## cache
module cache(
    input  wire         clk,
    input  wire         resetn,
    input  wire         valid,
    input  wire         op,
    input  wire [ 2: 0] index,
    input  wire [24: 0] tag,
    input  wire [ 3: 0] offset,
    input  wire [ 3: 0] wstrb,
    input  wire [31: 0] wdata,
    output wire         addr_ok,
    output wire         data_ok,
    output wire [31: 0] rdata,
    output wire         rd_req,
    output wire [ 2: 0] rd_type,
    output wire [31: 0] rd_addr,
    input  wire         rd_rdy,
    input  wire         ret_valid,
    input  wire         ret_last,
    input  wire [31: 0] ret_data,
    output wire         wr_req,
    output wire [ 2: 0] wr_type,
    output wire [31: 0] wr_addr,
    output wire [ 3: 0] wr_wstrb,
    output wire [127:0] wr_data,
    input  wire         wr_rdy
);
Size in the first run: roughly 5900 cells after synthesis, roughly 2600 flip-flops, about 350 I/O pins, ~110000 sq um of cells after synthesis.
make LEC_CHECK=0 ABC_AREA=0 CAP_MARGIN=5 CELL_PAD_IN_SITES_DETAIL_PLACEMENT=0 CELL_PAD_IN_SITES_GLOBAL_PLACEMENT=0 CORE_MARGIN=9 CORE_UTILIZATION=62 CTS_CLUSTER_SIZE=74 GPL_TIMING_DRIVEN=0 HOLD_SLACK_MARGIN=0.17 MAX_ROUTING_LAYER=met5 MIN_ROUTING_LAYER=met1 PLACE_DENSITY_LB_ADDON=0.06 SETUP_SLACK_MARGIN=0.03 SLEW_MARGIN=25 TNS_END_PERCENT=55 finish   # period 4.86 ns
run.sh (not shown) runs the stock make flow with config.mk's settings and CLKGATE_MAP_FILE=.
The first run produced a layout that fails on negative setup slack.
==> next run, changes <==
ABC_AREA = default   (was 0)
CAP_MARGIN = 20   (was 5)
CELL_PAD_IN_SITES_DETAIL_PLACEMENT = default   (was 0)
CELL_PAD_IN_SITES_GLOBAL_PLACEMENT = default   (was 0)
CORE_MARGIN = 2   (was 9)
CORE_UTILIZATION = 70   (was 62)
CTS_CLUSTER_DIAMETER = 317   (was default)
CTS_CLUSTER_SIZE = 25   (was 74)
GPL_TIMING_DRIVEN = default   (was 0)
HOLD_SLACK_MARGIN = default   (was 0.17)
MAX_ROUTING_LAYER = default   (was met5)
MIN_ROUTING_LAYER = default   (was met1)
PLACE_DENSITY_LB_ADDON = default   (was 0.06)
SETUP_SLACK_MARGIN = 1.15   (was 0.03)
SLEW_MARGIN = 20   (was 25)
TNS_END_PERCENT = 5   (was 55)
clock period = 4.29 ns   (was 4.86 ns; I/O delays follow)
Effect:
- The changed run finished but fails on negative setup slack
- final cell count drops by a few percent
- design area came out lower by a few percent
- synthesized area does not change
- setup slack gets better by 0.011 ns
- die size is lower by about a fifth
- flip-flop count stays the same
- synthesized cell count stays the same
- global-route usage went up by 2.7 points
- first-iteration DRC count is lower by roughly a tenth
- sequential power rises by roughly a tenth
- via count goes down slightly
==> next run, changes <==
CORE_UTILIZATION = 64   (was 70)
CTS_CLUSTER_DIAMETER = default   (was 317)
CTS_CLUSTER_SIZE = default   (was 25)
SETUP_SLACK_MARGIN = default   (was 1.15)
TNS_END_PERCENT = default   (was 5)
clock period = 6.55 ns   (was 4.29 ns; I/O delays follow)
The changed run completed without violations.
Total power came out lower by 22%.
Global-route usage decreases by 4.2 points.
Worst hold slack got worse by 0.019 ns.
Worst setup slack improved by 1.0 ns.
==> next run, changes <==
CAP_MARGIN = 5   (was 20)
CORE_UTILIZATION = 72   (was 64)
HOLD_SLACK_MARGIN = 0.24   (was default)
PLACE_DENSITY = 0.65   (was default)
SETUP_SLACK_MARGIN = -0.55   (was default)
clock period = 5.54 ns   (was 6.55 ns; I/O delays follow)
With this change the flow reached the layout checks and failed them: negative setup slack.
Cell area hardly moves.
Wire length goes up by 9.0%.
Cell count goes down by 1.6%.
Worst hold slack improves by 0.0064 ns.
Total power goes up by 16%.
Setup slack degrades by 0.59 ns.
Sequential share of layout area hardly moves.
Non-clock buffer count goes up by 78.
==> next run, changes <==
CELL_PAD_IN_SITES_DETAIL_PLACEMENT = 1   (was default)
CORE_MARGIN = 3   (was 2)
CORE_UTILIZATION = 41   (was 72)
CTS_CLUSTER_DIAMETER = 191   (was default)
GPL_TIMING_DRIVEN = 1   (was default)
HOLD_SLACK_MARGIN = default   (was 0.24)
MIN_ROUTING_LAYER = met1   (was default)
PLACE_DENSITY = default   (was 0.65)
PLACE_DENSITY_LB_ADDON = 0.29   (was default)
SETUP_SLACK_MARGIN = default   (was -0.55)
TNS_END_PERCENT = 55   (was default)
clock period = 7.7 ns   (was 5.54 ns; I/O delays follow)
The new run passed the timing, DRC and antenna checks.
Via count shrinks by 5.9%.
Cell count rises by about 15%.
Combinational power went down by about 34%.
Power falls by 24%.
Clock-buffer cell count rose by 54.
Design area came out higher by about 1%.
Worst setup slack is better by 0.67 ns.
Non-clock buffer count fell by 194.
Sequential share of layout area came out lower by 0.63 points.
Synthesized cell count does not change.


cache again, from the RTL that the note above started with.
Settings: LEC_CHECK=0, CAP_MARGIN=15, CORE_MARGIN=2, CORE_UTILIZATION=70, CTS_CLUSTER_DIAMETER=63, CTS_CLUSTER_SIZE=21, SETUP_SLACK_MARGIN=1.11, SLEW_MARGIN=20, TNS_END_PERCENT=80; clock period 4.23 ns.
The starting point finished with setup timing left.
Then changed:
- CAP_MARGIN: 15 -> 20
- CORE_UTILIZATION: 70 -> 40
- CTS_CLUSTER_DIAMETER: 63 -> not set
- CTS_CLUSTER_SIZE: 21 -> not set
- SETUP_SLACK_MARGIN: 1.11 -> not set
- TNS_END_PERCENT: 80 -> not set
- clock period: 4.23 -> 8.14 ns (I/O delays scaled with it)
The changed run went through all stages and came out clean; non-clock buffer count goes down by 722; sequential power drops by about 50%; worst setup slack improves by 1.4 ns.
Then changed:
- CORE_UTILIZATION: 40 -> 72
- CTS_CLUSTER_DIAMETER: not set -> 26
- CTS_CLUSTER_SIZE: not set -> 21
- SETUP_SLACK_MARGIN: not set -> 1.13
- clock period: 8.14 -> 4.23 ns (I/O delays scaled with it)
What happened: The new run failed in clock tree synthesis (4_1_cts), error DPL-0033. Area after synthesis stays the same. Die size falls by 44%. Synthesized cell count is unchanged.
Then changed:
- CTS_CLUSTER_DIAMETER: 26 -> not set
- CTS_CLUSTER_SIZE: 21 -> 53
- HOLD_SLACK_MARGIN: not set -> -0.1
- PLACE_DENSITY: not set -> 0.64
- SETUP_SLACK_MARGIN: 1.13 -> not set
- clock period: 4.23 -> 5.54 ns (I/O delays scaled with it)
After rerunning:
- The changed run completed, yet does not pass: setup timing
- synthesized cell count is unchanged
- die area is unchanged
- area after synthesis does not change


the reference run:
cache again, from the RTL that the note above started with.
Settings: LEC_CHECK=0, CAP_MARGIN=20, CORE_ASPECT_RATIO=0.88, CORE_MARGIN=2, CORE_UTILIZATION=70, CTS_CLUSTER_SIZE=21, HOLD_SLACK_MARGIN=0.3, SETUP_SLACK_MARGIN=1.14, SLEW_MARGIN=20, TNS_END_PERCENT=5; clock period 4.24 ns.
What the final checks of the reference run revealed, after a flow that finished every stage, was a layout that fails on negative setup slack.
Input changes introduced in the trial run (baseline for comparison: the reference run):
- CORE_UTILIZATION changed from 70 to 40
- CTS_CLUSTER_SIZE removed (was 21)
- TNS_END_PERCENT removed (was 5)
- SETUP_SLACK_MARGIN removed (was 1.14)
- MIN_ROUTING_LAYER newly set to met1
- HOLD_SLACK_MARGIN removed (was 0.3)
- CELL_PAD_IN_SITES_DETAIL_PLACEMENT newly set to 2
- CORE_ASPECT_RATIO removed (was 0.88)
- GPL_TIMING_DRIVEN newly set to 1
- the clock period (ns, I/O delays scaled along) changed from 4.24 to 8.0
Findings:
- The trial run leaves more setup margin than the reference run.
- Relative to the reference run, the half-perimeter wire length after detailed placement measured on the trial run has increased by more than 10%.
- The run showing the smaller number of rows created at floorplan is the reference run.
- Against the reference run, design area in the trial run fell by a few percent.
- The lower cell count of the reference run and the trial run is in the reference run.
- Against the reference run as the reference, the trial run delivers a lower global-route usage.
- [compare] base=the reference run new=the trial run: non-clock buffer total of the final layout went down by 40%, wire length went up by 70 mm, final-layout clock buffer total went up by 34%, combined area of the multi-input logic cells went down by 7.4%.
- Looking at the reports, the trial run completed the entire flow and the layout it produced met the timing, DRC and antenna checks.


Starting RTL as in the previous note.
make LEC_CHECK=0 CAP_MARGIN=25 CELL_PAD_IN_SITES_DETAIL_PLACEMENT=1 CORE_MARGIN=3 CORE_UTILIZATION=40 CTS_CLUSTER_DIAMETER=191 GPL_TIMING_DRIVEN=0 MIN_ROUTING_LAYER=met1 PLACE_DENSITY_LB_ADDON=0.29 SLEW_MARGIN=20 TNS_END_PERCENT=55 finish   # period 7.7 ns
The starting point finished with timing, DRC and antenna clean.
Change:
- CAP_MARGIN: 25 -> 20
- CELL_PAD_IN_SITES_DETAIL_PLACEMENT: 1 -> not set
- CORE_MARGIN: 3 -> 2
- CORE_UTILIZATION: 40 -> 70
- CTS_CLUSTER_DIAMETER: 191 -> not set
- CTS_CLUSTER_SIZE: not set -> 25
- GPL_TIMING_DRIVEN: 0 -> not set
- HOLD_SLACK_MARGIN: not set -> 0.3
- MIN_ROUTING_LAYER: met1 -> not set
- PLACE_DENSITY_LB_ADDON: 0.29 -> not set
- SETUP_SLACK_MARGIN: not set -> 1.15
- TNS_END_PERCENT: 55 -> not set
- clock period: 7.7 -> 4.29 ns (I/O delays scaled with it)
The new run finished but fails on negative setup slack.
Core utilization rises by 38 points.
Combinational power came out higher by 98%.
Cell area is higher by 2.6%.
Via count rises by about 4.3%.
Global-route usage grows by 18 points.
Change:
- CORE_MARGIN: 2 -> 8
- CORE_UTILIZATION: 70 -> 15
- CTS_CLUSTER_SIZE: 25 -> not set
- GPL_ROUTABILITY_DRIVEN: not set -> 0
- GPL_TIMING_DRIVEN: not set -> 0
- HOLD_SLACK_MARGIN: 0.3 -> 0.08
- MAX_ROUTING_LAYER: not set -> met4
- PLACE_DENSITY_LB_ADDON: not set -> 0.07
- SETUP_SLACK_MARGIN: 1.15 -> 2.34
- clock period: 4.29 -> 9.13 ns (I/O delays scaled with it)
What happened: With this change the flow produced a clean layout; combinational power went down by 47%; setup slack gets better by 3.2 ns; die size climbs to 4.7 times its value; core utilization shrinks by 67 points; sequential power goes down by 53%; critical path depth decreases by 2; via count came out lower by 5.7%; wire length is higher by 58%; final area grows by 9.0%; synthesized area stays the same.
Change:
- CAP_MARGIN: 20 -> 25
- CELL_PAD_IN_SITES_DETAIL_PLACEMENT: not set -> 1
- CORE_MARGIN: 8 -> 2
- CORE_UTILIZATION: 15 -> 40
- CTS_CLUSTER_DIAMETER: not set -> 107
- GPL_ROUTABILITY_DRIVEN: 0 -> not set
- HOLD_SLACK_MARGIN: 0.08 -> not set
- MAX_ROUTING_LAYER: met4 -> not set
- PLACE_DENSITY_LB_ADDON: 0.07 -> 0.03
- SETUP_SLACK_MARGIN: 2.34 -> not set
- clock period: 9.13 -> 4.44 ns (I/O delays scaled with it)
Result: The changed run finished with negative setup slack left; final cell count fell by about 36%; first-iteration DRC count rose by about 34%; worst hold slack gets better by 0.049 ns; routed wire length fell by about 27%; sequential power rose by 100%; critical path depth rose by 2; clock skew fell by 0.087 ns; global-route usage rose by 15 points; count of clock-buffer cells in the layout fell by 53; setup slack gets worse by 3.3 ns.
No activity file was given, so power comes from the tool's default toggle rates.
